==> job 4677: inputs <==
==> flow/design.v (excerpt) <==
module fir_filter
#(
    parameter NUM_ELEMENTS = 7
)
(
    input clk,
    input rst,
    input [ 7 : 0 ] weight_data,
    input [ 2 : 0 ] weight_idx,
    input weight_valid,
    output weight_ready,
    input [ 7 : 0 ] input_data,
    input input_valid,
    output input_ready,
    output [ 15 : 0 ] output_data,
    input output_ready,
    output output_valid
);
export LEC_CHECK = 0
export ABC_AREA = 0
export CAP_MARGIN = 0
export CORE_ASPECT_RATIO = 0.75
export CORE_MARGIN = 2
export CORE_UTILIZATION = 72
export CTS_CLUSTER_DIAMETER = 244
export CTS_CLUSTER_SIZE = 13
export HOLD_SLACK_MARGIN = -0.04
export PLACE_DENSITY = 0.38
export SETUP_SLACK_MARGIN = 1.35
export SLEW_MARGIN = 20
export TNS_END_PERCENT = 10
create_clock -name core_clock -period 6.32 [get_ports {clk}]
run.sh (not shown) runs the stock make flow with config.mk's settings and CLKGATE_MAP_FILE=.
==> job 3509: changes against job 4677 <==
- ABC_AREA: 0 -> unset
- CAP_MARGIN: 0 -> 20
- CORE_ASPECT_RATIO: 0.75 -> unset
- CORE_UTILIZATION: 72 -> 71
- CTS_CLUSTER_DIAMETER: 244 -> 221
- CTS_CLUSTER_SIZE: 13 -> unset
- HOLD_SLACK_MARGIN: -0.04 -> unset
- PLACE_DENSITY: 0.38 -> unset
- SETUP_SLACK_MARGIN: 1.35 -> unset
- TNS_END_PERCENT: 10 -> unset
==> flow/constraint.sdc (replaced) <==
create_clock -name core_clock -period 10.5 [get_ports {clk}]
set_input_delay 2.1000 -clock core_clock [delete_from_list [all_inputs] [get_ports {clk}]]
set_output_delay 2.1000 -clock core_clock [all_outputs]
set_load 0.01 [all_outputs]
==> job 9013: changes against job 4677 <==
- ABC_AREA: 0 -> 1
- CAP_MARGIN: 0 -> 20
- CORE_ASPECT_RATIO: 0.75 -> unset
- CTS_CLUSTER_DIAMETER: 244 -> 400
- CTS_CLUSTER_SIZE: 13 -> 98
- HOLD_SLACK_MARGIN: -0.04 -> unset
- PLACE_DENSITY: 0.38 -> unset
- SETUP_SLACK_MARGIN: 1.35 -> unset
- TNS_END_PERCENT: 10 -> unset
==> flow/constraint.sdc (replaced) <==
create_clock -name core_clock -period 7.34 [get_ports {clk}]
set_input_delay 1.4680 -clock core_clock [delete_from_list [all_inputs] [get_ports {clk}]]
set_output_delay 1.4680 -clock core_clock [all_outputs]
set_load 0.01 [all_outputs]
==> GITHUB_STEP_SUMMARY <==
### Flow metrics

| Metric | Value |
|---|---|
| Result of the run | timing/DRC/antenna clean |
| Share of power burned in combinational logic | 60.1% |
| Setup ws final | 0.248 ns |
| Area of the chip | 27,700 µm² |
| Area of the core | between 20,000 and 30,000 µm² |
| Cell area leaders | sky130_fd_sc_hd__fa_1 (43%), sky130_fd_sc_hd__ha_1 (12%), sky130_fd_sc_hd__and2_1 (10%) |
| Total vias in the final route | 12,349 |
| Met3 Resource Use GR | 5.84% |
| Total placed cells including tap cells | ~2,200 |
| Register area | around 2700 µm² |
| GRT Total Usage | 35.2% |
| Share of the synthesized area in the top cell type | between 40% and 50% |
| Per-cell routed wire length | a little under 20 µm |
The numbers above come from job 3509.

==> GITHUB_STEP_SUMMARY <==
### Flow metrics

| Metric | Value |
|---|---|
| Register area | approximately 2700 µm² |
| Per-cell routed wire length | approximately 20 µm |
| Area of the core | 25,700 µm² |
| GRT Total Usage | between 30% and 40% |
| Area of the chip | 27,300 µm² |
| Layout check fault list | setup timing |
| # setup viols final | 14 |
| Cell area leaders | sky130_fd_sc_hd__fa_1 (43%), sky130_fd_sc_hd__ha_1 (12%), sky130_fd_sc_hd__and2_1 (10%) |
| Result of the run | complete, but fails checks |
| Total placed cells including tap cells | 2,397 |
| Total vias in the final route | between 10,000 and 15,000 |
| Setup ws final | -2.47 ns |
The numbers above come from job 4677.

==> GITHUB_STEP_SUMMARY <==
### Flow metrics

| Metric | Value |
|---|---|
| Result of the run | complete, but fails checks |
| Layout check fault list | setup timing |
| Setup ws final | -1.33 ns |
| GRT Total Usage | about two fifths |
| Area of the chip | about 29,000 µm² |
| Total vias in the final route | 15,070 |
| Per-cell routed wire length | between 15 and 20 µm |
| # setup viols final | 13 |
The numbers above come from job 9013.

Power figures rest on the tool's default switching activity, not on a simulated workload.
